==> build 11: inputs <==
==> flow/design.v (excerpt) <==
module ALU_16_bit(
input wire [15:0] A,
input wire [15:0] B,
input wire [3:0] ALU_FUN,
input wire clk,
output reg [15:0] ALU_OUT,
output reg Carry_Flag,
output reg Arith_Flag,
output reg Logic_Flag,
output reg CMP_Flag,
output reg Shift_Flag
);
reg [15:0] ALU_OUT_Comb;
always @ (*)
 begin
  Arith_Flag = 0;
  Logic_Flag = 0;
  CMP_Flag = 0;
  Shift_Flag = 0;
  Carry_Flag = 0;
  case (ALU_FUN)
    4'b0000: begin
	          {Carry_Flag, ALU_OUT_Comb} = A + B;
	          Arith_Flag = 1; 
			 end
	4'b0001: begin 
	          {Carry_Flag, ALU_OUT_Comb} = A - B;
	          Arith_Flag = 1;
 			 end
	4'b0010: begin 
	          ALU_OUT_Comb = A * B;
	          Arith_Flag = 1; 
			 end
	4'b0011: begin
	          if (B != 16'b0)
	           begin
			    ALU_OUT_Comb = A / B;
				Arith_Flag = 1;
			   end
			  else
			   begin
			    ALU_OUT_Comb = 16'b0;
				Arith_Flag = 1;
			   end
			 end
	4'b0100: begin 
	          ALU_OUT_Comb = A & B;
	          Logic_Flag = 1; 
			 end
	4'b0101: begin
	          ALU_OUT_Comb = A | B;
	          Logic_Flag = 1;
			 end
	4'b0110: begin 
	          ALU_OUT_Comb = ~ (A & B);
	          Logic_Flag = 1;
			 end
	4'b0111: begin
	          ALU_OUT_Comb = ~ (A | B);
	          Logic_Flag = 1;
			 end
	4'b1000: begin
	          ALU_OUT_Comb = A ^ B;
	          Logic_Flag = 1;
  ...
Settings: LEC_CHECK=0, ABC_AREA=1, CAP_MARGIN=20, CELL_PAD_IN_SITES_GLOBAL_PLACEMENT=2, CORE_ASPECT_RATIO=0.64, CORE_MARGIN=8, CORE_UTILIZATION=37, CTS_CLUSTER_DIAMETER=112, GPL_ROUTABILITY_DRIVEN=0, GPL_TIMING_DRIVEN=0, HOLD_SLACK_MARGIN=0.13, MAX_ROUTING_LAYER=met5, MIN_ROUTING_LAYER=met1, PLACE_DENSITY=0.47, SLEW_MARGIN=35, TNS_END_PERCENT=30; clock period 32.2 ns.
run.sh (not shown) runs the stock make flow with config.mk's settings and CLKGATE_MAP_FILE=.
==> build 95: changes against build 11 <==
==> flow/config.mk (replaced) <==
export PLATFORM = sky130hd
export DESIGN_NAME = ALU_16_bit
export DESIGN_NICKNAME = ALU_16_bit
export VERILOG_FILES = /design/flow/design.v
export SDC_FILE = /design/flow/constraint.sdc
export NUM_CORES = 4
export LEC_CHECK = 0
export CAP_MARGIN = 20
export CORE_MARGIN = 2
export CORE_UTILIZATION = 17
export SLEW_MARGIN = 20
==> flow/constraint.sdc (replaced) <==
create_clock -name core_clock -period 39.2 [get_ports {clk}]
set_input_delay 7.8400 -clock core_clock [delete_from_list [all_inputs] [get_ports {clk}]]
set_output_delay 7.8400 -clock core_clock [all_outputs]
set_load 0.01 [all_outputs]
==> trial 25: changes against build 11 <==
==> flow/config.mk (replaced) <==
export PLATFORM = sky130hd
export DESIGN_NAME = ALU_16_bit
export DESIGN_NICKNAME = ALU_16_bit
export VERILOG_FILES = /design/flow/design.v
export SDC_FILE = /design/flow/constraint.sdc
export NUM_CORES = 4
export LEC_CHECK = 0
export CAP_MARGIN = 20
export CORE_ASPECT_RATIO = 0.72
export CORE_MARGIN = 2
export CORE_UTILIZATION = 40
export SLEW_MARGIN = 20
export TNS_END_PERCENT = 50
==> flow/constraint.sdc (replaced) <==
create_clock -name core_clock -period 31.0 [get_ports {clk}]
set_input_delay 6.2000 -clock core_clock [delete_from_list [all_inputs] [get_ports {clk}]]
set_output_delay 6.2000 -clock core_clock [all_outputs]
set_load 0.01 [all_outputs]
==> flow_summary.ini <==
; generated from flow reports
[run_status]
status = finished clean

[timing]
fin_crit_ps = 37200
fin_ws_ps = 2000

[hold_path]
min_to = ALU_OUT[0]

[finish]
nNonClkInverters = 185
fillers = 9321
clkbuf_count = 4

[yosys]
xor_share_pct = 7.00
synthDominantCellAreaShare_pct = 20.9
netlist_top_cells_count = ha_1, nand2_1, nor2_1, inv_1, a21oi_1

[global_routing]
grtUsageMet3_pct = 3.27
grt_use_met2_pct = 21.4
grt_pass1_wl_um = 90100
antenna_found_initial = 9

[worst_setup_path]
required_ps = 39380
cp.arrival_ps = 37370

[routing]
m1WireLength_um = 25800
route.met2.wl_um = 25400

[placement]
dpl.hpwl_um = 47200
dp.cells = 3026

[clock_network]
cts.clk_slew.worst_paths_ps = 70
(the above is from build 95)
==> flow_summary.ini <==
; generated from flow reports
[yosys]
synthDominantCellAreaShare_pct = 20.9
netlist_top_cells_count = ha_1, nand2_1, nor2_1, inv_1, a21oi_1
xor_share_pct = 7.00

[finish]
nNonClkInverters = 185
fillers = 3417
clkbuf_count = 3

[timing]
fin_crit_ps = 30340
fin_ws_ps = 659

[placement]
dp.cells = 2580

[clock_network]
cts.clk_slew.worst_paths_ps = 60

[global_routing]
grtUsageMet3_pct = 5.72
grt_use_met2_pct = 46.9
grt_pass1_wl_um = 92400
antenna_found_initial = 0

[run_status]
status = finished clean

[hold_path]
min_to = ALU_OUT[8]

[routing]
route.met2.wl_um = 25200

[worst_setup_path]
required_ps = 31140
(the above is from trial 25)
==> flow_summary.ini <==
; generated from flow reports
[clock_network]
cts.clk_slew.worst_paths_ps = 80

[yosys]
synthDominantCellAreaShare_pct = 20.7
netlist_top_cells_count = nand2_1, inv_1, ha_1, nand3_1, a21oi_1

[timing]
fin_crit_ps = 30330

[finish]
fillers = 4170

[hold_path]
min_to = ALU_OUT[2]

[global_routing]
grt_use_met2_pct = 35.8
grt_pass1_wl_um = 88700
grtUsageMet3_pct = 2.75
antenna_found_initial = 2

[routing]
m1WireLength_um = 31200
route.met2.wl_um = 22600

[placement]
dp.cells = 2823
dpl.hpwl_um = 47800

[worst_setup_path]
cp.arrival_ps = 30490
required_ps = 32360

[run_status]
status = finished clean
(the above is from build 11)

* * *

==> inputs of run E <==
ALU_16_bit again, from the RTL that the note above started with.
==> flow/config.mk <==
export PLATFORM = sky130hd
export DESIGN_NAME = ALU_16_bit
export DESIGN_NICKNAME = ALU_16_bit
export VERILOG_FILES = /design/flow/design.v
export SDC_FILE = /design/flow/constraint.sdc
export NUM_CORES = 4
export LEC_CHECK = 0
export ABC_AREA = 1
export CAP_MARGIN = 20
export CELL_PAD_IN_SITES_GLOBAL_PLACEMENT = 2
export CORE_ASPECT_RATIO = 0.64
export CORE_MARGIN = 8
export CORE_UTILIZATION = 37
export CTS_CLUSTER_DIAMETER = 112
export CTS_CLUSTER_SIZE = 30
export GPL_ROUTABILITY_DRIVEN = 0
export GPL_TIMING_DRIVEN = 0
export HOLD_SLACK_MARGIN = 0.13
export MAX_ROUTING_LAYER = met4
export MIN_ROUTING_LAYER = met1
export PLACE_DENSITY = 0.47
export SETUP_SLACK_MARGIN = 3.44
export SLEW_MARGIN = 35
export TNS_END_PERCENT = 30
==> flow/constraint.sdc <==
create_clock -name core_clock -period 17.6 [get_ports {clk}]
set_input_delay 3.5200 -clock core_clock [delete_from_list [all_inputs] [get_ports {clk}]]
set_output_delay 3.5200 -clock core_clock [all_outputs]
set_load 0.01 [all_outputs]
==> run D: changes against run E <==
CELL_PAD_IN_SITES_GLOBAL_PLACEMENT = default   (was 2)
CORE_ASPECT_RATIO = default   (was 0.64)
CORE_MARGIN = 2   (was 8)
CORE_UTILIZATION = 57   (was 37)
CTS_CLUSTER_DIAMETER = default   (was 112)
CTS_CLUSTER_SIZE = 87   (was 30)
GPL_ROUTABILITY_DRIVEN = default   (was 0)
GPL_TIMING_DRIVEN = default   (was 0)
HOLD_SLACK_MARGIN = default   (was 0.13)
MAX_ROUTING_LAYER = default   (was met4)
MIN_ROUTING_LAYER = default   (was met1)
PLACE_DENSITY = default   (was 0.47)
SETUP_SLACK_MARGIN = 5.0   (was 3.44)
SLEW_MARGIN = 20   (was 35)
TNS_END_PERCENT = default   (was 30)
==> flow/constraint.sdc (replaced) <==
create_clock -name core_clock -period 17.0 [get_ports {clk}]
set_input_delay 3.4000 -clock core_clock [delete_from_list [all_inputs] [get_ports {clk}]]
set_output_delay 3.4000 -clock core_clock [all_outputs]
set_load 0.01 [all_outputs]
==> results <==
metric                                                                                      run D                       run E
Vertical die size                                                                          162 um                      173 um
Cell count listed in synth_stat.txt                                                          2265                        2265
Count of clock tree sinks                                                                      16                          16
Number of buffers inserted for hold repair after clock tree synthesis                           0                           0
Number of distinct library cells after synthesis                                               63                          63
Die boundary width                                                                         162 um                      261 um
Initial core utilization                                                                    58.3%                       37.5%
Cell count after placement                                                                   3051                        2823
Core outline area                                                                     24500 sq um                 38000 sq um
PostCTS Resize Cnt                                                                            270                         436
Most area-hungry cell type in the Yosys netlist                             sky130_fd_sc_hd__ha_1       sky130_fd_sc_hd__ha_1
Area reported by Yosys stat                                                           14300 sq um                 14300 sq um
Setup slack at placement                                                                 -8.97 ns                   -12.22 ns
Share of Yosys cell area claimed by the top area cell type                                  20.7%                       20.7%
Count of synthesis-stage warnings from yosys                                                    1                           1
Post-CTS setup buffers                                                                        109                         222
Overall chip area                                                                     26300 sq um                 45300 sq um
Half-perimeter wire length after placement                                               43900 um                    48400 um
Outcome                                                                    stopped before the end    finished with violations
Failing step                                                                              5_1_grt                           -
Violated checks                                                                                 -        negative setup slack
Number of buffers inserted by port buffering                                                   57                          57
Number of synthesized register bits                                                            16                          16
Area fraction in mux cells                                                                     0%                          0%
Clock root buffer                                                      sky130_fd_sc_hd__clkbuf_16  sky130_fd_sc_hd__clkbuf_16
Number of enable flip-flop cells                                                                0                           0
H-tree level count                                                                              1                           1
Placed cell areas                                                                     19200 sq um                 16200 sq um
Simple share                                                                                30.7%                       30.7%

* * *

==> inputs of run a <==
ALU_16_bit again, from the RTL that the note above started with.
==> flow/config.mk <==
export PLATFORM = sky130hd
export DESIGN_NAME = ALU_16_bit
export DESIGN_NICKNAME = ALU_16_bit
export VERILOG_FILES = /design/flow/design.v
export SDC_FILE = /design/flow/constraint.sdc
export NUM_CORES = 4
export LEC_CHECK = 0
export ABC_AREA = 1
export CAP_MARGIN = 40
export CELL_PAD_IN_SITES_GLOBAL_PLACEMENT = 1
export CORE_MARGIN = 9
export CORE_UTILIZATION = 59
export CTS_CLUSTER_DIAMETER = 204
export CTS_CLUSTER_SIZE = 65
export GPL_ROUTABILITY_DRIVEN = 0
export GPL_TIMING_DRIVEN = 0
export HOLD_SLACK_MARGIN = 0.06
export PLACE_DENSITY = 0.41
export SLEW_MARGIN = 10
export TNS_END_PERCENT = 5
==> flow/constraint.sdc <==
create_clock -name core_clock -period 31.0 [get_ports {clk}]
set_input_delay 6.2000 -clock core_clock [delete_from_list [all_inputs] [get_ports {clk}]]
set_output_delay 6.2000 -clock core_clock [all_outputs]
set_load 0.01 [all_outputs]
==> run b (differences from run a) <==
Settings changed: CAP_MARGIN 40 to 10, CELL_PAD_IN_SITES_DETAIL_PLACEMENT set to 1, CORE_ASPECT_RATIO set to 1.36, CORE_MARGIN 9 to 2, CORE_UTILIZATION 59 to 52, CTS_CLUSTER_DIAMETER 204 to 324, CTS_CLUSTER_SIZE 65 to 20, GPL_ROUTABILITY_DRIVEN 0 to not set, HOLD_SLACK_MARGIN 0.06 to -0.03, MAX_ROUTING_LAYER set to met4, PLACE_DENSITY 0.41 to not set, PLACE_DENSITY_LB_ADDON set to 0.09, SLEW_MARGIN 10 to 20, TNS_END_PERCENT 5 to 35.
==> run c (differences from run a) <==
Settings changed: ABC_AREA 1 to not set, CAP_MARGIN 40 to 20, CELL_PAD_IN_SITES_GLOBAL_PLACEMENT 1 to not set, CORE_MARGIN 9 to 2, CORE_UTILIZATION 59 to 63, CTS_CLUSTER_DIAMETER 204 to not set, CTS_CLUSTER_SIZE 65 to not set, GPL_ROUTABILITY_DRIVEN 0 to not set, GPL_TIMING_DRIVEN 0 to not set, HOLD_SLACK_MARGIN 0.06 to not set, PLACE_DENSITY 0.41 to not set, SLEW_MARGIN 10 to 20, TNS_END_PERCENT 5 to not set.
==> flow/constraint.sdc (replaced) <==
create_clock -name core_clock -period 12.1 [get_ports {clk}]
set_input_delay 2.4200 -clock core_clock [delete_from_list [all_inputs] [get_ports {clk}]]
set_output_delay 2.4200 -clock core_clock [all_outputs]
set_load 0.01 [all_outputs]
==> Changelog: implementation <==
## Flow update

- Fail Step: global routing
- Core ar.: 27000 µm²
- HPWL Detailed: 51700 µm
- Count leader, synth: nand2_1
- Sequential area share after synthesis: 2.24%
- Run status: stopped before the end
- XOR-XNOR Cells, Area Fraction: 5.28%
- Dpl ws: -4.61 ns
- Error: [ERROR GRT-0232] Routing congestion too high. Check the congestion heatmap in the GUI.
Source of the figures above: run b

==> Changelog: implementation <==
## Flow update

- Run status: stopped before the end
- Count leader, synth: ha_1
- XOR-XNOR Cells, Area Fraction: 7.00%
- Library cells used by synthesis: 93
- HPWL Detailed: 51400 µm
- Error: [ERROR GRT-0116] Global routing finished with congestion. Check the congestion regions in the DRC Viewer.
- Fail Step: global routing
- Sequential area share after synthesis: 2.27%
- Core ar.: 21900 µm²
Source of the figures above: run c

==> Changelog: implementation <==
## Flow update

- Run status: no timing/DRC/antenna violations
- ClkCell Share: 0.537%
- Power Internal: 264 µW
- Combinational share of cell area: 76.7%
- Sequential area share after synthesis: 2.24%
- XOR-XNOR Cells, Area Fraction: 5.28%
- HPWL Detailed: 39000 µm
- Core ar.: 23600 µm²
- Layout clock buffers: 4
- Mux share: 0%
Source of the figures above: run a


* * *

==> trial 55: inputs <==
==> flow/design.v <==
module ALU_16_bit(
input wire [15:0] A,
input wire [15:0] B,
input wire [3:0] ALU_FUN,
input wire clk,
output reg [15:0] ALU_OUT,
output reg Carry_Flag,
output reg Arith_Flag,
output reg Logic_Flag,
output reg CMP_Flag,
output reg Shift_Flag
);
reg [15:0] ALU_OUT_Comb;
always @ (*)
 begin
  Arith_Flag = 0;
  Logic_Flag = 0;
  CMP_Flag = 0;
  Shift_Flag = 0;
  Carry_Flag = 0;
  case (ALU_FUN)
    4'b0000: begin
	          {Carry_Flag, ALU_OUT_Comb} = A + B;
	          Arith_Flag = 1; 
			 end
	4'b0001: begin 
	          {Carry_Flag, ALU_OUT_Comb} = A - B;
	          Arith_Flag = 1;
 			 end
	4'b0010: begin 
	          ALU_OUT_Comb = A * B;
	          Arith_Flag = 1; 
			 end
	4'b0011: begin
	          if (B != 16'b0)
	           begin
			    ALU_OUT_Comb = A / B;
				Arith_Flag = 1;
			   end
			  else
			   begin
			    ALU_OUT_Comb = 16'b0;
				Arith_Flag = 1;
			   end
			 end
	4'b0100: begin 
	          ALU_OUT_Comb = A & B;
	          Logic_Flag = 1; 
			 end
	4'b0101: begin
	          ALU_OUT_Comb = A | B;
	          Logic_Flag = 1;
			 end
	4'b0110: begin 
	          ALU_OUT_Comb = ~ (A & B);
	          Logic_Flag = 1;
			 end
	4'b0111: begin
	          ALU_OUT_Comb = ~ (A | B);
	          Logic_Flag = 1;
			 end
	4'b1000: begin
	          ALU_OUT_Comb = A ^ B;
	          Logic_Flag = 1;
			 end
	4'b1001: begin 
	          ALU_OUT_Comb = ~ (A ^ B);
	          Logic_Flag = 1;
			 end
	4'b1010: begin
	          if (A == B)
	           begin
			    ALU_OUT_Comb = 16'b1;
				CMP_Flag = 1;
			   end
			  else
			   begin
			    ALU_OUT_Comb = 16'b0;
				CMP_Flag = 1;
			   end
			 end
	4'b1011: begin
	          if (A > B)
	           begin
			    ALU_OUT_Comb = 16'b10;
				CMP_Flag = 1;
			   end
			  else
			   begin
			    ALU_OUT_Comb = 16'b0;
				CMP_Flag = 1;
			   end
			 end
	4'b1100: begin
	          if (A < B)
	           begin
			    ALU_OUT_Comb = 16'b11;
				CMP_Flag = 1;
			   end
			  else
			   begin
			    ALU_OUT_Comb = 16'b0;
				CMP_Flag = 1;
			   end
			 end
	4'b1101: begin 
	          ALU_OUT_Comb = A >> 1 ;
	          Shift_Flag = 1;
			 end
	4'b1110: begin
           	  ALU_OUT_Comb = A << 1 ;
	          Shift_Flag = 1;
			 end
	default: ALU_OUT_Comb = 16'b0;
  endcase
 end
always @ (posedge clk)
 begin
  ALU_OUT <= ALU_OUT_Comb;
 end 
endmodule
==> flow/run.sh <==
#!/bin/bash
# the make line also repeats each setting of config.mk as NAME=value (left out here)
make -C /OpenROAD-flow-scripts/flow DESIGN_CONFIG=/design/flow/config.mk WORK_HOME=/design/flow/orfs CLKGATE_MAP_FILE= finish
==> flow/config.mk <==
export PLATFORM = sky130hd
export DESIGN_NAME = ALU_16_bit
export DESIGN_NICKNAME = ALU_16_bit
export VERILOG_FILES = /design/flow/design.v
export SDC_FILE = /design/flow/constraint.sdc
export NUM_CORES = 4
export LEC_CHECK = 0
export CAP_MARGIN = 0
export CORE_MARGIN = 2
export CORE_UTILIZATION = 72
export CTS_CLUSTER_DIAMETER = 140
export CTS_CLUSTER_SIZE = 47
export HOLD_SLACK_MARGIN = 0.3
export PLACE_DENSITY_LB_ADDON = 0.01
export SETUP_SLACK_MARGIN = -0.47
export SLEW_MARGIN = 20
==> flow/constraint.sdc <==
create_clock -name core_clock -period 12.1 [get_ports {clk}]
set_input_delay 2.4200 -clock core_clock [delete_from_list [all_inputs] [get_ports {clk}]]
set_output_delay 2.4200 -clock core_clock [all_outputs]
set_load 0.01 [all_outputs]
==> trial 89: changes against trial 55 <==
Settings changed: CAP_MARGIN 0 to 15, CORE_UTILIZATION 72 to 36, CTS_CLUSTER_DIAMETER 140 to 338, CTS_CLUSTER_SIZE 47 to 98, HOLD_SLACK_MARGIN 0.3 to default, PLACE_DENSITY from default to 0.76, PLACE_DENSITY_LB_ADDON 0.01 to default, SETUP_SLACK_MARGIN -0.47 to default.
==> flow/constraint.sdc (replaced) <==
create_clock -name core_clock -period 31.0 [get_ports {clk}]
set_input_delay 6.2000 -clock core_clock [delete_from_list [all_inputs] [get_ports {clk}]]
set_output_delay 6.2000 -clock core_clock [all_outputs]
set_load 0.01 [all_outputs]
==> results <==
- Trial 89 ran to the end with no violations. Trial 55 ended with an error in 3_5_place_dp on DPL-0033.
- In synthesized cell count, trial 55 and trial 89 do not differ.
- In synthesized area, trial 55 and trial 89 do not differ.
- Die area: trial 55 is lower than trial 89 (about 50%).
==> figures <==
Yosys-reported design area after synthesis: trial 55 14130 µm²; trial 89 14130 µm²
Area fraction in mux cells: trial 55 2.718%; trial 89 2.718%
Number of instances in the synthesized netlist: trial 55 1930; trial 89 1930
Chip Width: trial 55 144.1 µm; trial 89 202.1 µm
Area inside the core boundary: trial 55 19330 µm²; trial 89 38740 µm²
Synth Cell Area: trial 55 14130 µm²; trial 89 14130 µm²
Yosys synthesis warning count: trial 55 1; trial 89 1
Routability congestion estimate: trial 55 1.224; trial 89 1.027
Flip-flops with a built-in enable: trial 55 0; trial 89 0
Row count: trial 55 51; trial 89 72
Core utilization before placement: trial 55 73.09%; trial 89 36.48%
Quantity of I/O buffers inserted on ports: trial 55 57; trial 89 57
Synthesized-area fraction occupied by xor and xnor cells: trial 55 7.004%; trial 89 7.004%
Area of the die: trial 55 20760 µm²; trial 89 40850 µm²
Die span in y: trial 55 144.1 µm; trial 89 202.1 µm
Mean Syn Cell Area: trial 55 7.322 µm²; trial 89 7.322 µm²
Status: trial 55 did not finish; trial 89 finished clean
Stage where the flow stopped: trial 55 3_5_place_dp; trial 89 -
Dominant register cell: trial 55 dfxtp_1; trial 89 dfxtp_1
Synthesis-stage register bit count: trial 55 16; trial 89 16
Power is estimated from default activity; no workload was simulated.
